// CPU
module CPU(
				clk,
			  rst_n,
		   IO_stall,
         awid_m_inf,
       awaddr_m_inf,
       awsize_m_inf,
      awburst_m_inf,
        awlen_m_inf,
      awvalid_m_inf,
      awready_m_inf,
        wdata_m_inf,
        wlast_m_inf,
       wvalid_m_inf,
       wready_m_inf,
          bid_m_inf,
        bresp_m_inf,
       bvalid_m_inf,
       bready_m_inf,
         arid_m_inf,
       araddr_m_inf,
        arlen_m_inf,
       arsize_m_inf,
      arburst_m_inf,
      arvalid_m_inf,
      arready_m_inf, 
          rid_m_inf,
        rdata_m_inf,
        rresp_m_inf,
        rlast_m_inf,
       rvalid_m_inf,
       rready_m_inf 
);
Settings: LEC_CHECK=0, CAP_MARGIN=20, CORE_MARGIN=2, CORE_UTILIZATION=72, PLACE_DENSITY=0.67, SLEW_MARGIN=20, TNS_END_PERCENT=5; clock period 4.06 ns.
run.sh (not shown) runs the stock make flow with config.mk's settings and CLKGATE_MAP_FILE=.
The starting point ran to the end with violations: negative setup slack.
Then changed:
CTS_CLUSTER_DIAMETER = 231   (was unset)
CTS_CLUSTER_SIZE = 15   (was unset)
PLACE_DENSITY = unset   (was 0.67)
TNS_END_PERCENT = unset   (was 5)
clock period = 4.08 ns   (was 4.06 ns; I/O delays follow)
After rerunning: The new run completed and failed the layout checks on negative setup slack. Final area decreases slightly. First-iteration DRC count decreases by roughly a tenth. Maximum frequency is about the same.
Then changed:
CTS_CLUSTER_DIAMETER = unset   (was 231)
CTS_CLUSTER_SIZE = 33   (was 15)
PLACE_DENSITY = 0.67   (was unset)
clock period = 4.06 ns   (was 4.08 ns; I/O delays follow)
After rerunning: The new run finished but failed the layout checks on negative setup slack. Via count falls by 0.35%. Register-to-register slack got worse by 70 ps. Count of clock-buffer cells in the layout grows by 21. Design area rose by 1.6%. Die area stays the same. Worst hold slack got worse by 91 ps. Core utilization increases by 1.3 points. Worst setup slack gets worse by 72 ps. Sequential power barely changes.
Then changed:
CORE_UTILIZATION = 40   (was 72)
CTS_CLUSTER_SIZE = unset   (was 33)
PLACE_DENSITY = unset   (was 0.67)
clock period = 5.88 ns   (was 4.06 ns; I/O delays follow)
Effect: The changed run completed without violations; routed wire length drops by 6.8%; setup slack improves by 1400 ps; final area drops by 3.3%; power drops by 29%; combinational power drops by 34%; via count drops by 12%; clock power drops by 25%.

---

CPU again, from the RTL that the note above started with.
// CPU
module CPU(
				clk,
			  rst_n,
		   IO_stall,
         awid_m_inf,
       awaddr_m_inf,
       awsize_m_inf,
      awburst_m_inf,
        awlen_m_inf,
      awvalid_m_inf,
      awready_m_inf,
        wdata_m_inf,
        wlast_m_inf,
       wvalid_m_inf,
       wready_m_inf,
          bid_m_inf,
        bresp_m_inf,
       bvalid_m_inf,
       bready_m_inf,
         arid_m_inf,
       araddr_m_inf,
        arlen_m_inf,
       arsize_m_inf,
      arburst_m_inf,
      arvalid_m_inf,
      arready_m_inf, 
          rid_m_inf,
        rdata_m_inf,
        rresp_m_inf,
        rlast_m_inf,
       rvalid_m_inf,
       rready_m_inf 
);
Settings: LEC_CHECK=0, CAP_MARGIN=20, CORE_MARGIN=2, CORE_UTILIZATION=71, CTS_CLUSTER_SIZE=32, PLACE_DENSITY=0.66, SLEW_MARGIN=20; clock period 4.06 ns.
The starting point finished but failed the layout checks on setup timing.
Edit:
--- a/flow/config.mk
+++ b/flow/config.mk
@@ -9,5 +9,3 @@
 export CORE_MARGIN = 2
-export CORE_UTILIZATION = 71
-export CTS_CLUSTER_SIZE = 32
-export PLACE_DENSITY = 0.66
+export CORE_UTILIZATION = 40
 export SLEW_MARGIN = 20
==> flow/constraint.sdc (replaced) <==
create_clock -name core_clock -period 6.0 [get_ports {clk}]
set_input_delay 1.2000 -clock core_clock [delete_from_list [all_inputs] [get_ports {clk}]]
set_output_delay 1.2000 -clock core_clock [all_outputs]
set_load 0.01 [all_outputs]
Now the flow went through all stages and came out clean.
Critical path depth is unchanged.
Global-route usage went down by 28 points.
Hold slack is better by 0.19 ns.
Power went down by 32%.
First-iteration DRC count went down by 41%.
Via count went down by 14%.
Worst setup slack is better by 1.5 ns.
Synthesized area does not change.
Edit:
--- a/flow/config.mk
+++ b/flow/config.mk
@@ -7,5 +7,12 @@
 export LEC_CHECK = 0
-export CAP_MARGIN = 20
-export CORE_MARGIN = 2
-export CORE_UTILIZATION = 40
-export SLEW_MARGIN = 20
+export CAP_MARGIN = 0
+export CELL_PAD_IN_SITES_DETAIL_PLACEMENT = 1
+export CORE_ASPECT_RATIO = 0.74
+export CORE_MARGIN = 4
+export CORE_UTILIZATION = 53
+export CTS_CLUSTER_DIAMETER = 314
+export GPL_TIMING_DRIVEN = 0
+export MIN_ROUTING_LAYER = met2
+export SETUP_SLACK_MARGIN = 1.0
+export SLEW_MARGIN = 30
+export TNS_END_PERCENT = 95
=> With this change the flow died in global routing. Synthesized cell count is unchanged. Die area goes down by 22%. Area after synthesis does not change.
Edit:
==> flow/config.mk (replaced) <==
export PLATFORM = sky130hd
export DESIGN_NAME = CPU
export DESIGN_NICKNAME = CPU
export VERILOG_FILES = /design/flow/design.v
export SDC_FILE = /design/flow/constraint.sdc
export NUM_CORES = 4
export LEC_CHECK = 0
export CAP_MARGIN = 20
export CORE_MARGIN = 2
export CORE_UTILIZATION = 44
export SLEW_MARGIN = 20
==> flow/constraint.sdc (replaced) <==
create_clock -name core_clock -period 5.88 [get_ports {clk}]
set_input_delay 1.1760 -clock core_clock [delete_from_list [all_inputs] [get_ports {clk}]]
set_output_delay 1.1760 -clock core_clock [all_outputs]
set_load 0.01 [all_outputs]
Outcome:
- The changed run passed the timing, design-rule and antenna checks
- synthesized area is unchanged
- die size goes up by 16%
- synthesized cell count stays the same
Edit:
--- a/flow/config.mk
+++ b/flow/config.mk
@@ -9,3 +9,3 @@
 export CORE_MARGIN = 2
-export CORE_UTILIZATION = 44
+export CORE_UTILIZATION = 59
 export SLEW_MARGIN = 20
==> flow/constraint.sdc (replaced) <==
create_clock -name core_clock -period 4.08 [get_ports {clk}]
set_input_delay 0.8160 -clock core_clock [delete_from_list [all_inputs] [get_ports {clk}]]
set_output_delay 0.8160 -clock core_clock [all_outputs]
set_load 0.01 [all_outputs]
This time the run ran to the end with violations: setup timing.
Final area rose by a few percent.
Cell count fell by a few percent.
Sequential share of layout area fell by 1.3 points.
Clock power rose by well over a third.
Die area fell by a quarter to a third.
Wire length rose slightly.
Worst setup slack got worse by 1.4 ns.
Power is estimated from default activity; no workload was simulated.
